Setup of job 7440:
Design main, start of the top module:
module main #(
    parameter MAIN_DIV = 8,      
    parameter SCAN_DIV = 4       
)(
    input wire clk,
    input wire rst,    
    input wire btnC,   
    input wire btnL,   
    input wire btnR,   
    input wire [7:0] num1,   
    input wire [7:0] num2,   
    output wire [6:0] seg,            
    output wire [3:0] an,              
    output wire multiplicationFinished    
);
Size in the first run: about 130 flip-flops, about 33 I/O pins, roughly 15000 µm² of cells after synthesis.
export LEC_CHECK = 0
export ABC_AREA = 0
export CAP_MARGIN = 0
export CELL_PAD_IN_SITES_DETAIL_PLACEMENT = 1
export CORE_ASPECT_RATIO = 0.84
export CORE_MARGIN = 8
export CORE_UTILIZATION = 53
export CTS_CLUSTER_DIAMETER = 196
export GPL_ROUTABILITY_DRIVEN = 0
export GPL_TIMING_DRIVEN = 0
export HOLD_SLACK_MARGIN = -0.1
export MAX_ROUTING_LAYER = met5
export MIN_ROUTING_LAYER = met2
export PLACE_DENSITY_LB_ADDON = 0.17
export SLEW_MARGIN = 15
create_clock -name core_clock -period 9.49 [get_ports {clk}]
run.sh (not shown) runs the stock make flow with config.mk's settings and CLKGATE_MAP_FILE=.
Job 7440 failed in 5_1_grt with GRT-0116.
Setup changes, job 7440 to job 4002
==> flow/config.mk <==
export PLATFORM = sky130hd
export DESIGN_NAME = main
export DESIGN_NICKNAME = main
export VERILOG_FILES = /design/flow/design.v
export SDC_FILE = /design/flow/constraint.sdc
export NUM_CORES = 4
export LEC_CHECK = 0
export ABC_AREA = 1
export CAP_MARGIN = 40
export CORE_MARGIN = 2
export CORE_UTILIZATION = 29
export CTS_CLUSTER_DIAMETER = 359
export CTS_CLUSTER_SIZE = 96
export GPL_ROUTABILITY_DRIVEN = 1
export GPL_TIMING_DRIVEN = 0
export PLACE_DENSITY = 0.57
export SLEW_MARGIN = 15
export TNS_END_PERCENT = 15
--- outcome ---
- No crash in job 4002: every stage finished, but the layout fails its final checks due to setup timing.
- Job 4002 reports a higher die size than job 7440 does.
- Measured against each other, job 4002 and job 7440 differ in synthesized cell count, the lower figure coming from job 7440.
- Share of synthesized cell area in full adder, half adder and majority cells sits higher in job 4002 than in job 7440.
- Looking only at count of unique library cells instantiated by Yosys, and setting everything else aside, the higher value of job 4002 and job 7440 goes to job 7440.
- Cell count after placement up 11% in job 4002 wrt job 7440
- Sort job 4002 and job 7440 by area share of and/or/nand/nor cells after synthesis asc -> top: job 7440
- Cmp job 4002 and job 7440 / horizontal die dimension / lower: job 7440
For job 8697, these inputs were changed with respect to job 4002:
==> flow/config.mk <==
export PLATFORM = sky130hd
export DESIGN_NAME = main
export DESIGN_NICKNAME = main
export VERILOG_FILES = /design/flow/design.v
export SDC_FILE = /design/flow/constraint.sdc
export NUM_CORES = 4
export LEC_CHECK = 0
export ABC_AREA = 0
export CAP_MARGIN = 0
export CELL_PAD_IN_SITES_DETAIL_PLACEMENT = 1
export CORE_ASPECT_RATIO = 0.84
export CORE_MARGIN = 8
export CORE_UTILIZATION = 53
export CTS_CLUSTER_DIAMETER = 41
export GPL_ROUTABILITY_DRIVEN = 0
export GPL_TIMING_DRIVEN = 1
export MAX_ROUTING_LAYER = met5
export MIN_ROUTING_LAYER = met2
export PLACE_DENSITY_LB_ADDON = 0.17
export SLEW_MARGIN = 15
export TNS_END_PERCENT = 30
## What came out
Unique cell type count in the Yosys netlist of job 8697 exceeds that of job 4002 by more than 100%. Total cells reported by yosys after synthesis, job 4002 and job 8697: larger value in job 4002. Summary: with job 4002 as the reference, y dimension of the die in job 8697 moved down by more than 10%. Job 8697 ended with less post-synthesis instance total than job 4002. From job 4002 to job 8697 the numbers moved as follows: horizontal die dimension fell by about 6%; yosys-reported design area after synthesis rose by 20%. Job 8697 — xor/xnor share of the synthesized area 4.7 points higher, job 4002 as reference. Sequential-to-total area share from yosys stat for job 8697: 3.4 points down relative to job 4002. Across job 4002 and job 8697, no clean finish was achieved. 3_5_place_dp: job 8697 exited with error. Complete run, failing final checks: job 4002, reason setup timing. Sort job 4002 and job 8697 by area fraction in compound gates desc -> top: job 8697. Re full die area: job 8697 is about 24% down on job 4002.
Modified inputs, job 1681 compared to job 8697
==> flow/config.mk <==
export PLATFORM = sky130hd
export DESIGN_NAME = main
export DESIGN_NICKNAME = main
export VERILOG_FILES = /design/flow/design.v
export SDC_FILE = /design/flow/constraint.sdc
export NUM_CORES = 4
export LEC_CHECK = 0
export CAP_MARGIN = 20
export CORE_MARGIN = 2
export CORE_UTILIZATION = 58
export SLEW_MARGIN = 20
==> flow/constraint.sdc <==
create_clock -name core_clock -period 8.97 [get_ports {clk}]
set_input_delay 1.7940 -clock core_clock [delete_from_list [all_inputs] [get_ports {clk}]]
set_output_delay 1.7940 -clock core_clock [all_outputs]
set_load 0.01 [all_outputs]
--- outcome ---
Final checks on job 1681, whose flow otherwise completed, came back failing, citing setup timing.
Going from job 8697 to job 1681, die boundary height down about 3%, effective utilization at floorplan up 4.6 points, die area down 6800 µm².


Starting RTL as in the previous note.
Design main, start of the top module:
module main #(
    parameter MAIN_DIV = 8,      
    parameter SCAN_DIV = 4       
)(
    input wire clk,
    input wire rst,    
    input wire btnC,   
    input wire btnL,   
    input wire btnR,   
    input wire [7:0] num1,   
    input wire [7:0] num2,   
    output wire [6:0] seg,            
    output wire [3:0] an,              
    output wire multiplicationFinished    
);
    wire dividedClock;   
    wire dividedTick;    
    clockDivider #(MAIN_DIV) clockDiv(
        .clk(clk),
        .rst(rst),
        .en(1'b1),
        .clk_out(dividedClock),
        .tick(dividedTick)
    );
    wire [7:0] num1Complement, num2Complement;
    wire [7:0] multiplier, multiplicand;
    wire [7:0] multiplicandShifted;
    wire [15:0] multiplierShifted;
    reg  [15:0] productReg;
    reg signReg;
    wire tempSign;
    wire [19:0] bcdOutput;
    wire [15:0] tempOutput;
    assign num1Complement = ~num1 + 1'b1;
    assign num2Complement = ~num2 + 1'b1;
  ...
make LEC_CHECK=0 CAP_MARGIN=20 CORE_MARGIN=2 CORE_UTILIZATION=72 CTS_CLUSTER_DIAMETER=44 CTS_CLUSTER_SIZE=31 PLACE_DENSITY=0.78 SETUP_SLACK_MARGIN=1.0 SLEW_MARGIN=20 finish   # period 7.92 ns
The first run never finished: it broke off in clock tree synthesis with DPL-0038.
==> next run, changes <==
- CTS_CLUSTER_DIAMETER: 44 -> default
- CTS_CLUSTER_SIZE: 31 -> default
- SETUP_SLACK_MARGIN: 1.0 -> default
The changed run aborted during clock tree synthesis with DPL-0038.
Die area does not change.
Synthesized cell count does not change.
Synthesized area stays the same.


main again, from the RTL that the note above started with.
make LEC_CHECK=0 ABC_AREA=1 CAP_MARGIN=40 CORE_MARGIN=2 CORE_UTILIZATION=29 CTS_CLUSTER_DIAMETER=164 CTS_CLUSTER_SIZE=96 GPL_ROUTABILITY_DRIVEN=1 PLACE_DENSITY_LB_ADDON=0.02 SLEW_MARGIN=15 finish   # period 9.49 ns
The first run completed, yet does not pass: setup timing.
Then changed:
- CORE_UTILIZATION: 29 -> 58
- CTS_CLUSTER_DIAMETER: 164 -> 33
- CTS_CLUSTER_SIZE: 96 -> not set
- PLACE_DENSITY_LB_ADDON: 0.02 -> 0.17
- clock period: 9.49 -> 12.1 ns (I/O delays scaled with it)
With this change the flow went through all stages and came out clean. Critical path depth decreases by 3. Die area is lower by well over a third. Clock power went down by about a fifth. Sequential power shrinks by about a fifth. Via count went down by a little under a tenth. Worst setup slack improved by 1.5 ns. First-iteration DRC count rises by about a fifth. Worst hold slack barely changes. Cell count came out lower by about a fifth. Area after synthesis does not change. Utilization went up by 23 points.
Then changed:
- ABC_AREA: 1 -> 0
- CAP_MARGIN: 40 -> 0
- CORE_ASPECT_RATIO: not set -> 0.84
- CORE_UTILIZATION: 58 -> 29
- MAX_ROUTING_LAYER: not set -> met4
- clock period: 12.1 -> 9.49 ns (I/O delays scaled with it)
After rerunning:
- Now the flow ran to the end with violations: setup timing
- count of clock-buffer cells in the layout fell by 2
- global-route usage fell by 7.1 points
- total power rose by 28%
- cell area rose by 60%
- setup slack is worse by 3.6 ns
- routed wire length rose by 69%
- sequential share of layout area fell by 7.0 points
- worst hold slack is worse by 0.0042 ns
- area after synthesis rose by 20%


## job 101
main again, from the RTL that the note above started with.
==> flow/config.mk <==
export PLATFORM = sky130hd
export DESIGN_NAME = main
export DESIGN_NICKNAME = main
export VERILOG_FILES = /design/flow/design.v
export SDC_FILE = /design/flow/constraint.sdc
export NUM_CORES = 4
export LEC_CHECK = 0
export ABC_AREA = 0
export CAP_MARGIN = 40
export CORE_MARGIN = 2
export CORE_UTILIZATION = 72
export CTS_CLUSTER_DIAMETER = 246
export CTS_CLUSTER_SIZE = 21
export GPL_ROUTABILITY_DRIVEN = 1
export HOLD_SLACK_MARGIN = -0.07
export MAX_ROUTING_LAYER = met4
export PLACE_DENSITY = 0.72
export SETUP_SLACK_MARGIN = 1.92
export SLEW_MARGIN = 15
==> flow/constraint.sdc <==
create_clock -name core_clock -period 7.38 [get_ports {clk}]
set_input_delay 1.4760 -clock core_clock [delete_from_list [all_inputs] [get_ports {clk}]]
set_output_delay 1.4760 -clock core_clock [all_outputs]
set_load 0.01 [all_outputs]
Job 101 did not finish: a tool error stopped it during clock tree synthesis.
Setup changes, job 101 to job 102
# job 101
export LEC_CHECK = 0
export ABC_AREA = 0
export CAP_MARGIN = 40
export CORE_MARGIN = 2
export CORE_UTILIZATION = 72
export CTS_CLUSTER_DIAMETER = 246
export CTS_CLUSTER_SIZE = 21
export GPL_ROUTABILITY_DRIVEN = 1
export HOLD_SLACK_MARGIN = -0.07
export MAX_ROUTING_LAYER = met4
export PLACE_DENSITY = 0.72
export SETUP_SLACK_MARGIN = 1.92
export SLEW_MARGIN = 15
create_clock -name core_clock -period 7.38 [get_ports {clk}]
# job 102
export LEC_CHECK = 0
export ABC_AREA = 1
export CAP_MARGIN = 40
export CORE_MARGIN = 2
export CORE_UTILIZATION = 66
export CTS_CLUSTER_DIAMETER = 241
export CTS_CLUSTER_SIZE = 71
export GPL_ROUTABILITY_DRIVEN = 1
export SLEW_MARGIN = 15
create_clock -name core_clock -period 11.2 [get_ports {clk}]
### Flow results
Summary of job 101 and job 102: one run falls short of a clean finish, namely job 101. Changes observed in job 102 relative to job 101: xor and xnor area share after synthesis now smaller, placeable core area now smaller, vertical die dimension now smaller. Between job 102 and job 101, post-synthesis sequential area ratio is lower for job 101, job 102 comes in above that.
Modified inputs, job 103 compared to job 102
# job 102
export LEC_CHECK = 0
export ABC_AREA = 1
export CAP_MARGIN = 40
export CORE_MARGIN = 2
export CORE_UTILIZATION = 66
export CTS_CLUSTER_DIAMETER = 241
export CTS_CLUSTER_SIZE = 71
export GPL_ROUTABILITY_DRIVEN = 1
export SLEW_MARGIN = 15
create_clock -name core_clock -period 11.2 [get_ports {clk}]
# job 103
export LEC_CHECK = 0
export ABC_AREA = 1
export CAP_MARGIN = 40
export CORE_ASPECT_RATIO = 0.5
export CORE_MARGIN = 2
export CORE_UTILIZATION = 29
export CTS_CLUSTER_DIAMETER = 170
export CTS_CLUSTER_SIZE = 96
export GPL_ROUTABILITY_DRIVEN = 1
export PLACE_DENSITY = 0.57
export SLEW_MARGIN = 15
create_clock -name core_clock -period 9.49 [get_ports {clk}]
Notes after the runs:
Job 103 finished all stages; however, its layout fails the closing checks, the failures being setup timing.
Job 103 does worse than job 102 on worst vdd rail ir drop.
Against job 102 as the reference, job 103 delivers a lower global routing usage summed across all routing layers.
Internal power component (job 103 over job 102): increase, 18%
Compared with job 102, in job 103 buffer count excluding the clock tree in the final layout now larger; number of buffers inserted to repair setup after CTS went up; data arrival time at the worst-slack endpoint fell by 0.26 ns.
Compared with job 102, in job 103 aggregate routed wire length picked up an extra about 9%, utilization went down by 37 points, net total in the final layout now sits higher, share of the clock period used by the worst path now sits higher.
#### Input delta (job 104 over job 103)
# job 103
export LEC_CHECK = 0
export ABC_AREA = 1
export CAP_MARGIN = 40
export CORE_ASPECT_RATIO = 0.5
export CORE_MARGIN = 2
export CORE_UTILIZATION = 29
export CTS_CLUSTER_DIAMETER = 170
export CTS_CLUSTER_SIZE = 96
export GPL_ROUTABILITY_DRIVEN = 1
export PLACE_DENSITY = 0.57
export SLEW_MARGIN = 15
create_clock -name core_clock -period 9.49 [get_ports {clk}]
# job 104
export LEC_CHECK = 0
export ABC_AREA = 1
export CAP_MARGIN = 40
export CORE_MARGIN = 2
export CORE_UTILIZATION = 64
export CTS_CLUSTER_DIAMETER = 33
export CTS_CLUSTER_SIZE = 71
export GPL_ROUTABILITY_DRIVEN = 1
export SETUP_SLACK_MARGIN = 0.58
export SLEW_MARGIN = 15
create_clock -name core_clock -period 11.2 [get_ports {clk}]
Findings:
Job 104 finished all stages; the layout is clean.
Utilization in job 104 is 40 points above job 103.
Job 103 → job 104: data required time of the critical path moved up, wire length per cell after detailed routing moved up, clock share of power moved up, tap cell instance count moved down.
From job 103 to job 104 the numbers moved as follows: number of clock buffers in the layout fell 1; design area fell 12%; chip area estimate from yosys synthesis about even.
No activity file was given, so power comes from the tool's default toggle rates.
